## JK
==> flow/design.v (excerpt) <==
module CONV(
	input			clk,               
	input			reset,             
	output reg		busy,	            
	input			ready,	            
	output reg[11:0]	iaddr,            
	input signed[19:0]	idata,            
	output reg 	     cwr,              
	output reg[11:0] 	caddr_wr,         
	output reg[19:0] 	cdata_wr,         
	output reg	 crd,               
	output reg[11:0]	caddr_rd,         
	input	[19:0]		cdata_rd,         
	output reg[2:0] 	csel              
);
For scale: ~3,500 cells after synthesis, ~180 flip-flops, roughly 110 I/O pins, roughly 0.027 sq mm of cells after synthesis.
Settings: LEC_CHECK=0, ABC_AREA=1, CAP_MARGIN=20, CORE_ASPECT_RATIO=0.9, CORE_MARGIN=2, CORE_UTILIZATION=70, CTS_CLUSTER_SIZE=37, GPL_ROUTABILITY_DRIVEN=1, HOLD_SLACK_MARGIN=0.3, MAX_ROUTING_LAYER=met4, PLACE_DENSITY=0.51, SETUP_SLACK_MARGIN=0.3, SLEW_MARGIN=20, TNS_END_PERCENT=70; clock period 5.21 ns.
run.sh (not shown) runs the stock make flow with config.mk's settings and CLKGATE_MAP_FILE=.
The flow for JK finished, though final verification flagged setup timing.
The inputs of MS differ from those of JK as listed below.
==> flow/config.mk <==
export PLATFORM = sky130hd
export DESIGN_NAME = CONV
export DESIGN_NICKNAME = CONV
export VERILOG_FILES = /design/flow/design.v
export SDC_FILE = /design/flow/constraint.sdc
export NUM_CORES = 4
export LEC_CHECK = 0
export CAP_MARGIN = 20
export CORE_ASPECT_RATIO = 0.9
export CORE_MARGIN = 2
export CORE_UTILIZATION = 72
export GPL_ROUTABILITY_DRIVEN = 1
export MAX_ROUTING_LAYER = met4
export PLACE_DENSITY = 0.36
export SETUP_SLACK_MARGIN = 1.32
export SLEW_MARGIN = 20
export TNS_END_PERCENT = 5
==> flow/constraint.sdc <==
create_clock -name core_clock -period 7.76 [get_ports {clk}]
set_input_delay 1.5520 -clock core_clock [delete_from_list [all_inputs] [get_ports {clk}]]
set_output_delay 1.5520 -clock core_clock [all_outputs]
set_load 0.01 [all_outputs]
==> comparison <==
- Wire length of the first global-routing pass: MS vs JK down about 26%
- Non-clock buffer count in MS vs JK: down 274
- The runs compared here, JK and MS, all ended either early or with open violations.
- The layout from JK, despite a flow that completed every stage, fails the layout checks, with the failing checks listed as setup timing.
- Compared with JK, in MS met2 global-route usage shrank by 13 points; biggest cell delay along the critical path decreased 0.03 ns; final critical delay including setup and external delays saw a decrease.
- Sequential share of cell area in MS is 2.2 points above JK.
Here is what was changed in the inputs of AL compared with MS.
==> flow/config.mk <==
export PLATFORM = sky130hd
export DESIGN_NAME = CONV
export DESIGN_NICKNAME = CONV
export VERILOG_FILES = /design/flow/design.v
export SDC_FILE = /design/flow/constraint.sdc
export NUM_CORES = 4
export LEC_CHECK = 0
export CAP_MARGIN = 20
export CORE_MARGIN = 2
export CORE_UTILIZATION = 65
export SLEW_MARGIN = 20
==> flow/constraint.sdc <==
create_clock -name core_clock -period 5.45 [get_ports {clk}]
set_input_delay 1.0900 -clock core_clock [delete_from_list [all_inputs] [get_ports {clk}]]
set_output_delay 1.0900 -clock core_clock [all_outputs]
set_load 0.01 [all_outputs]
Notes after the runs:
The final report for AL shows a completed flow and a layout that fails verification, specifically setup timing.
AL against MS; met3 wire length is down slightly.
[compare] base=MS new=AL: layout overhead on the synthesized area higher; pin count of the biggest net entering global routing higher.
AL against MS: non-clock buffering overhead in the final layout climbed 4.8 points.
diff inputs: AL => TR
diff --git a/flow/config.mk b/flow/config.mk
--- a/flow/config.mk
+++ b/flow/config.mk
@@ -9,3 +9,4 @@
 export CORE_MARGIN = 2
-export CORE_UTILIZATION = 65
+export CORE_UTILIZATION = 68
+export HOLD_SLACK_MARGIN = -0.08
 export SLEW_MARGIN = 20
==> flow/constraint.sdc <==
create_clock -name core_clock -period 6.62 [get_ports {clk}]
set_input_delay 1.3240 -clock core_clock [delete_from_list [all_inputs] [get_ports {clk}]]
set_output_delay 1.3240 -clock core_clock [all_outputs]
set_load 0.01 [all_outputs]
Results
- Of TR and AL, not a single run came through the flow clean.
- The flow for TR finished, though final verification flagged setup timing.
- Summary of TR over AL: final hold slack saw an increase; utilization of the core after routing rose by 2.7 points.
- Min final cell area excluding filler cells across TR and AL: TR
- Comparing TR and AL, the higher slew of the pin with the lowest slew margin was measured on AL.


Starting RTL as in the previous note.
export LEC_CHECK = 0
export CAP_MARGIN = 20
export CORE_ASPECT_RATIO = 0.9
export CORE_MARGIN = 2
export CORE_UTILIZATION = 72
export CTS_CLUSTER_DIAMETER = 31
export GPL_ROUTABILITY_DRIVEN = 1
export MAX_ROUTING_LAYER = met4
export PLACE_DENSITY_LB_ADDON = 0.26
export SETUP_SLACK_MARGIN = 0.91
export SLEW_MARGIN = 20
export TNS_END_PERCENT = 5
create_clock -name core_clock -period 7.53 [get_ports {clk}]
The baseline completed, yet does not pass: negative setup slack.
Next try:
CORE_ASPECT_RATIO = unset   (was 0.9)
CORE_UTILIZATION = 52   (was 72)
CTS_CLUSTER_DIAMETER = unset   (was 31)
GPL_ROUTABILITY_DRIVEN = unset   (was 1)
MAX_ROUTING_LAYER = unset   (was met4)
PLACE_DENSITY_LB_ADDON = unset   (was 0.26)
SETUP_SLACK_MARGIN = unset   (was 0.91)
TNS_END_PERCENT = unset   (was 5)
clock period = 6.44 ns   (was 7.53 ns; I/O delays follow)
=> The changed run ran to the end with violations: negative setup slack; core utilization decreases by 21 points; sequential share of layout area decreases by 0.78 points; design area increases by a few percent; critical path depth increases by 3; wire length decreases by roughly a tenth; via count decreases by a little under a tenth; area after synthesis stays the same; worst setup slack gets worse by 0.69 ns.
